==> inputs of maple <==
==> flow/design.v <==
module MAC_Unit #(parameter WIDTH=32) (
    input logic clk,
    input logic reset,
    input  logic [WIDTH-1:0] a,
    input  logic [WIDTH-1:0] b,
    output logic [WIDTH*2-1:0] result
);
    logic [WIDTH-1:0] a_reg, b_reg;
    logic [WIDTH*2-1:0] mult_result;  
    always_ff@(posedge clk or posedge reset) begin
        if (reset) begin
            a_reg <= '0;
            b_reg <= '0;
            mult_result <= '0;
            result <= '0;
        end else begin
            a_reg <= a;
            b_reg <= b;
            mult_result <= a_reg * b_reg;  
            result <= mult_result + result;  
        end 
    end
endmodule
==> flow/run.sh <==
#!/bin/bash
# the make line also repeats each setting of config.mk as NAME=value (left out here)
make -C /OpenROAD-flow-scripts/flow DESIGN_CONFIG=/design/flow/config.mk WORK_HOME=/design/flow/orfs CLKGATE_MAP_FILE= finish
==> flow/config.mk <==
export PLATFORM = sky130hd
export DESIGN_NAME = MAC_Unit
export DESIGN_NICKNAME = MAC_Unit
export VERILOG_FILES = /design/flow/design.v
export SDC_FILE = /design/flow/constraint.sdc
export NUM_CORES = 4
export LEC_CHECK = 0
export CAP_MARGIN = 35
export CELL_PAD_IN_SITES_GLOBAL_PLACEMENT = 1
export CORE_ASPECT_RATIO = 0.5
export CORE_MARGIN = 7
export CORE_UTILIZATION = 24
export CTS_CLUSTER_DIAMETER = 277
export CTS_CLUSTER_SIZE = 97
export GPL_ROUTABILITY_DRIVEN = 1
export GPL_TIMING_DRIVEN = 1
export MAX_ROUTING_LAYER = met4
export MIN_ROUTING_LAYER = met1
export PLACE_DENSITY = 0.95
export SLEW_MARGIN = 0
export TNS_END_PERCENT = 10
==> flow/constraint.sdc <==
create_clock -name core_clock -period 8.31 [get_ports {clk}]
set_input_delay 1.6620 -clock core_clock [delete_from_list [all_inputs] [get_ports {clk}]]
set_output_delay 1.6620 -clock core_clock [all_outputs]
set_load 0.01 [all_outputs]
==> juniper: changes against maple <==
CAP_MARGIN = 20   (was 35)
CELL_PAD_IN_SITES_GLOBAL_PLACEMENT = unset   (was 1)
CORE_ASPECT_RATIO = unset   (was 0.5)
CORE_MARGIN = 2   (was 7)
CORE_UTILIZATION = 72   (was 24)
CTS_CLUSTER_DIAMETER = unset   (was 277)
CTS_CLUSTER_SIZE = 98   (was 97)
GPL_ROUTABILITY_DRIVEN = unset   (was 1)
GPL_TIMING_DRIVEN = unset   (was 1)
MAX_ROUTING_LAYER = unset   (was met4)
MIN_ROUTING_LAYER = unset   (was met1)
PLACE_DENSITY = unset   (was 0.95)
SLEW_MARGIN = 20   (was 0)
TNS_END_PERCENT = 5   (was 10)
==> flow/constraint.sdc (replaced) <==
create_clock -name core_clock -period 4.88 [get_ports {clk}]
set_input_delay 0.9760 -clock core_clock [delete_from_list [all_inputs] [get_ports {clk}]]
set_output_delay 0.9760 -clock core_clock [all_outputs]
set_load 0.01 [all_outputs]
==> indigo: changes against maple <==
ABC_AREA = 0   (was unset)
CAP_MARGIN = 20   (was 35)
CELL_PAD_IN_SITES_GLOBAL_PLACEMENT = unset   (was 1)
CORE_MARGIN = 2   (was 7)
CORE_UTILIZATION = 50   (was 24)
CTS_CLUSTER_DIAMETER = 383   (was 277)
CTS_CLUSTER_SIZE = 98   (was 97)
GPL_ROUTABILITY_DRIVEN = unset   (was 1)
GPL_TIMING_DRIVEN = unset   (was 1)
MIN_ROUTING_LAYER = unset   (was met1)
PLACE_DENSITY = 0.42   (was 0.95)
SLEW_MARGIN = 20   (was 0)
TNS_END_PERCENT = 30   (was 10)
==> flow/constraint.sdc (replaced) <==
create_clock -name core_clock -period 9.0 [get_ports {clk}]
set_input_delay 1.8000 -clock core_clock [delete_from_list [all_inputs] [get_ports {clk}]]
set_output_delay 1.8000 -clock core_clock [all_outputs]
set_load 0.01 [all_outputs]
==> flow_summary.json <==
{
  "layout.failed_checks": "setup timing",
  "reg2reg_from": "a_reg[12]",
  "postLayoutSetupSlackWorst_ns": -2.585,
  "status": "finished with violations",
  "signal_buffer_area_fraction": 0.1075,
  "setup-violations-final": 56,
  "placedInstanceArea_mm2": 0.04727,
  "floorplan.core_util": 0.7273,
  "grt_pass1_wl_um": 186100
}
Source of the figures above: juniper

==> flow_summary.json <==
{
  "placedInstanceArea_mm2": 0.04628,
  "reg2reg_from": "a_reg[12]",
  "postLayoutSetupSlackWorst_ns": 0.1672,
  "multi_input_comb_area_mm2": 0.03286,
  "signal_buffer_area_fraction": 0.04912,
  "layout_worst_path_cycle_share": 0.9799,
  "post_synth_mux_area_share": 0.0002385,
  "floorplan.core_util": 0.2419,
  "status": "no timing/DRC/antenna violations"
}
Source of the figures above: maple

==> flow_summary.json <==
{
  "postLayoutSetupSlackWorst_ns": 0.5364,
  "setup-violations-final": 0,
  "reg2reg_from": "b_reg[8]",
  "grt_pass1_wl_um": 195700,
  "placedInstanceArea_mm2": 0.04465,
  "status": "no timing/DRC/antenna violations"
}
Source of the figures above: indigo


==> run a: inputs <==
RTL: the design.v shown in full above, as it stands there.
Settings: LEC_CHECK=0, CAP_MARGIN=40, CORE_MARGIN=2, CORE_UTILIZATION=72, CTS_CLUSTER_SIZE=42, HOLD_SLACK_MARGIN=0.27, PLACE_DENSITY_LB_ADDON=0.01, SETUP_SLACK_MARGIN=0.79, SLEW_MARGIN=20; clock period 7.29 ns.
run.sh (not shown) runs the stock make flow with config.mk's settings and CLKGATE_MAP_FILE=.
==> inputs of run b, as changes to run a <==
==> flow/config.mk (replaced) <==
export PLATFORM = sky130hd
export DESIGN_NAME = MAC_Unit
export DESIGN_NICKNAME = MAC_Unit
export VERILOG_FILES = /design/flow/design.v
export SDC_FILE = /design/flow/constraint.sdc
export NUM_CORES = 4
export LEC_CHECK = 0
export ABC_AREA = 1
export CAP_MARGIN = 20
export CORE_ASPECT_RATIO = 0.5
export CORE_MARGIN = 2
export CORE_UTILIZATION = 72
export CTS_CLUSTER_DIAMETER = 379
export CTS_CLUSTER_SIZE = 100
export SETUP_SLACK_MARGIN = 1.22
export SLEW_MARGIN = 20
==> flow/constraint.sdc (replaced) <==
create_clock -name core_clock -period 4.49 [get_ports {clk}]
set_input_delay 0.8980 -clock core_clock [delete_from_list [all_inputs] [get_ports {clk}]]
set_output_delay 0.8980 -clock core_clock [all_outputs]
set_load 0.01 [all_outputs]
==> inputs of run c, as changes to run a <==
==> flow/config.mk (replaced) <==
export PLATFORM = sky130hd
export DESIGN_NAME = MAC_Unit
export DESIGN_NICKNAME = MAC_Unit
export VERILOG_FILES = /design/flow/design.v
export SDC_FILE = /design/flow/constraint.sdc
export NUM_CORES = 4
export LEC_CHECK = 0
export ABC_AREA = 1
export CAP_MARGIN = 5
export CELL_PAD_IN_SITES_GLOBAL_PLACEMENT = 1
export CORE_ASPECT_RATIO = 0.92
export CORE_MARGIN = 6
export CORE_UTILIZATION = 40
export SLEW_MARGIN = 20
==> flow/constraint.sdc (replaced) <==
create_clock -name core_clock -period 9.0 [get_ports {clk}]
set_input_delay 1.8000 -clock core_clock [delete_from_list [all_inputs] [get_ports {clk}]]
set_output_delay 1.8000 -clock core_clock [all_outputs]
set_load 0.01 [all_outputs]
==> inputs of run d, as changes to run a <==
==> flow/config.mk (replaced) <==
export PLATFORM = sky130hd
export DESIGN_NAME = MAC_Unit
export DESIGN_NICKNAME = MAC_Unit
export VERILOG_FILES = /design/flow/design.v
export SDC_FILE = /design/flow/constraint.sdc
export NUM_CORES = 4
export LEC_CHECK = 0
export ABC_AREA = 0
export CAP_MARGIN = 20
export CORE_MARGIN = 2
export CORE_UTILIZATION = 72
export CTS_CLUSTER_DIAMETER = 376
export CTS_CLUSTER_SIZE = 10
export HOLD_SLACK_MARGIN = -0.08
export SLEW_MARGIN = 20
export TNS_END_PERCENT = 5
==> flow/constraint.sdc (replaced) <==
create_clock -name core_clock -period 4.88 [get_ports {clk}]
set_input_delay 0.9760 -clock core_clock [delete_from_list [all_inputs] [get_ports {clk}]]
set_output_delay 0.9760 -clock core_clock [all_outputs]
set_load 0.01 [all_outputs]
==> results_dict.tcl <==
# flow metrics
set metrics [dict create \
    setup_viol 56 \
    ys_chip_area_um2 42000 \
    grt_max_degree 64 \
    seqCellArea_um2 4820 \
    layout_setup_ws_ns -2.59 \
    core_um2 57700 \
    cp-start-kind "flip-flop" \
    so_faults "negative setup slack" \
    status "complete, but fails checks" \
    hold_violations 0 \
    synthMuxAreaShare 0.000239 \
    vias 32600 \
]
Source of the figures above: run d

==> results_dict.tcl <==
# flow metrics
set metrics [dict create \
    status "no timing/DRC/antenna violations" \
    seqCellArea_um2 4810 \
    cp-start-kind "flip-flop" \
    hold_violations 0 \
    setup_viol 0 \
    vias 37600 \
]
Source of the figures above: run c

==> results_dict.tcl <==
# flow metrics
set metrics [dict create \
    layout_setup_ws_ns -0.367 \
    status "complete, but fails checks" \
    vias 32900 \
    hold_violations 0 \
    setup_viol 27 \
    cp-start-kind "flip-flop" \
    so_faults "negative setup slack" \
]
Source of the figures above: run a

==> results_dict.tcl <==
# collected from the flow reports
set metrics [dict create \
    syn_area_um2 46900 \
    dieArea_um2 67400 \
    lastStage "global routing" \
    grt-ovfl-total 89 \
    status "did not finish" \
    ys_chip_area_um2 46900 \
    fp_util 0.725 \
    synthMuxAreaShare 0 \
    core_um2 64700 \
    first-error "[ERROR GRT-0116] Global routing finished with congestion. Check the congestion regions in the DRC Viewer." \
]
Source of the figures above: run b


==> job 2216: inputs <==
// MAC_Unit: RTL as listed in full above, without the edits since
export LEC_CHECK = 0
export CAP_MARGIN = 20
export CORE_MARGIN = 2
export CORE_UTILIZATION = 72
export CTS_CLUSTER_SIZE = 15
export SETUP_SLACK_MARGIN = -0.43
export SLEW_MARGIN = 20
create_clock -name core_clock -period 7.36 [get_ports {clk}]
==> inputs of job 8842, as changes to job 2216 <==
Settings changed: ABC_AREA from default to 1, CORE_UTILIZATION 72 to 40, CTS_CLUSTER_DIAMETER from default to 383, CTS_CLUSTER_SIZE 15 to 31, MAX_ROUTING_LAYER from default to met4, SETUP_SLACK_MARGIN -0.43 to default.
==> flow/constraint.sdc (replaced) <==
create_clock -name core_clock -period 9.0 [get_ports {clk}]
set_input_delay 1.8000 -clock core_clock [delete_from_list [all_inputs] [get_ports {clk}]]
set_output_delay 1.8000 -clock core_clock [all_outputs]
set_load 0.01 [all_outputs]
==> comparison table <==
item                                                                    job 2216        job 8842
Outcome                                                 finished with violations  finished clean
Violated checks                                                     setup timing               -
Area of the chip                                                    60,200 sq um   120,000 sq um
Floorplan Core Area                                                 57,700 sq um   116,000 sq um
Die outline width                                                         245 um          347 um
Synthesized net count                                                      5,721           7,793
Yosys top cell area share                                                  0.428           0.383
Multi-input logic area                                              33,100 sq um    33,400 sq um
Die height                                                                245 um          347 um
Data arrival time of the worst path                                      8.11 ns         8.18 ns
Fraction of area in multi-input gates                                      0.697           0.661
Non-clock buffering overhead                                              0.0957          0.0354
Count of plain and timing-repair buffers in the layout                       478             194
Min Clock Period, post-route                                             7.67 ns         7.72 ns
Worst setup path startpoint                                             b_reg[9]        b_reg[8]
Area delta synth->final                                                    13.3%           7.73%
Number of nets in the layout                                               5,991           7,814
Cell Area, Synth                                                    42,000 sq um    46,900 sq um
Ao+oa area frac                                                           0.0692          0.0116
Hold Slack                                                              0.479 ns        0.470 ns
Fraction of synthesized area in multiplexers                            0.000239               0
Gr usage total                                                             0.396           0.257

==> build 94: inputs <==
RTL: the design.v shown in full above, as it stands there.
make LEC_CHECK=0 ABC_AREA=0 CAP_MARGIN=40 CORE_ASPECT_RATIO=0.5 CORE_MARGIN=7 CORE_UTILIZATION=70 CTS_CLUSTER_DIAMETER=258 CTS_CLUSTER_SIZE=98 HOLD_SLACK_MARGIN=-0.1 MAX_ROUTING_LAYER=met4 PLACE_DENSITY=0.42 SLEW_MARGIN=15 TNS_END_PERCENT=5 finish   # period 9.0 ns
==> build 41 (differences from build 94) <==
==> flow/config.mk (replaced) <==
export PLATFORM = sky130hd
export DESIGN_NAME = MAC_Unit
export DESIGN_NICKNAME = MAC_Unit
export VERILOG_FILES = /design/flow/design.v
export SDC_FILE = /design/flow/constraint.sdc
export NUM_CORES = 4
export LEC_CHECK = 0
export CAP_MARGIN = 0
export CORE_MARGIN = 2
export CORE_UTILIZATION = 72
export CTS_CLUSTER_DIAMETER = 305
export CTS_CLUSTER_SIZE = 42
export SLEW_MARGIN = 20
==> flow/constraint.sdc (replaced) <==
create_clock -name core_clock -period 6.46 [get_ports {clk}]
set_input_delay 1.2920 -clock core_clock [delete_from_list [all_inputs] [get_ports {clk}]]
set_output_delay 1.2920 -clock core_clock [all_outputs]
set_load 0.01 [all_outputs]
==> trial 78 (differences from build 94) <==
==> flow/config.mk (replaced) <==
export PLATFORM = sky130hd
export DESIGN_NAME = MAC_Unit
export DESIGN_NICKNAME = MAC_Unit
export VERILOG_FILES = /design/flow/design.v
export SDC_FILE = /design/flow/constraint.sdc
export NUM_CORES = 4
export LEC_CHECK = 0
export CAP_MARGIN = 20
export CORE_MARGIN = 2
export CORE_UTILIZATION = 40
export SLEW_MARGIN = 20
==> build 13 (differences from build 94) <==
==> flow/config.mk (replaced) <==
export PLATFORM = sky130hd
export DESIGN_NAME = MAC_Unit
export DESIGN_NICKNAME = MAC_Unit
export VERILOG_FILES = /design/flow/design.v
export SDC_FILE = /design/flow/constraint.sdc
export NUM_CORES = 4
export LEC_CHECK = 0
export ABC_AREA = 1
export CAP_MARGIN = 20
export CORE_ASPECT_RATIO = 1.87
export CORE_MARGIN = 2
export CORE_UTILIZATION = 58
export GPL_ROUTABILITY_DRIVEN = 1
export GPL_TIMING_DRIVEN = 1
export MAX_ROUTING_LAYER = met4
export PLACE_DENSITY_LB_ADDON = 0.05
export SLEW_MARGIN = 40
export TNS_END_PERCENT = 95
==> flow/constraint.sdc (replaced) <==
create_clock -name core_clock -period 5.25 [get_ports {clk}]
set_input_delay 1.0500 -clock core_clock [delete_from_list [all_inputs] [get_ports {clk}]]
set_output_delay 1.0500 -clock core_clock [all_outputs]
set_load 0.01 [all_outputs]
==> results <==
| metric | build 13 | trial 78 | build 41 | build 94 |
|---|---|---|---|---|
| Status | complete, but fails checks | finished clean | complete, but fails checks | finished clean |
| Reasons for failing layout checks | setup timing | - | setup timing | - |
| Chip width | 212 microns | 328 microns | 245 microns | 360 microns |
| Start point of the critical path | a_reg[15] | a_reg[10] | a_reg[15] | b_reg[3] |
| Number of instances in the placed design | 7,923 | 5,826 | 5,502 | 5,242 |
| Maximum cell stage delay along the critical path | 0.57 ns | 1.16 ns | 0.57 ns | 0.87 ns |
| Number of gates given a new drive strength after cts | 261 | 0 | 135 | 0 |
| Maximum clock frequency | 153 MHz | 115 MHz | 130 MHz | 116 MHz |
| Unrepaired setup endpoints after global routing | true | false | true | false |
| DR WL/cell | 18.9 microns | 20.5 microns | 21.6 microns | 22.2 microns |
| Total negative setup slack | -59.58 ns | 0 ns | -35.12 ns | 0 ns |
| Layout overhead on the synthesized area | 20.1% | 8.84% | 18.0% | 7.39% |
| Final Instance Area | 0.0563 sq mm | 0.0457 sq mm | 0.0495 sq mm | 0.0451 sq mm |
| Tap cells | 1,080 | 1,380 | 765 | 812 |
| Signal inverters | 2,127 | 921 | 921 | 921 |
| Buffers plus inverters on the worst setup path | 8 | 6 | 8 | 5 |
| Dpl hpwl | 129 mm | 97.7 mm | 93.6 mm | 97.0 mm |
| Req. time, crit path | 5.69 ns | 9.41 ns | 6.87 ns | 9.39 ns |
| Post-Route Hold Slack | 0.474 ns | 0.478 ns | 0.483 ns | 0.483 ns |
| Grt met2 use | 71.6% | 40.3% | 68.4% | 53.7% |
| Final-layout non-clock buffer area share | 10.8% | 4.83% | 11.5% | 5.08% |
| Share of the final layout cell area in sequential cells | 8.55% | 10.5% | 9.74% | 10.7% |
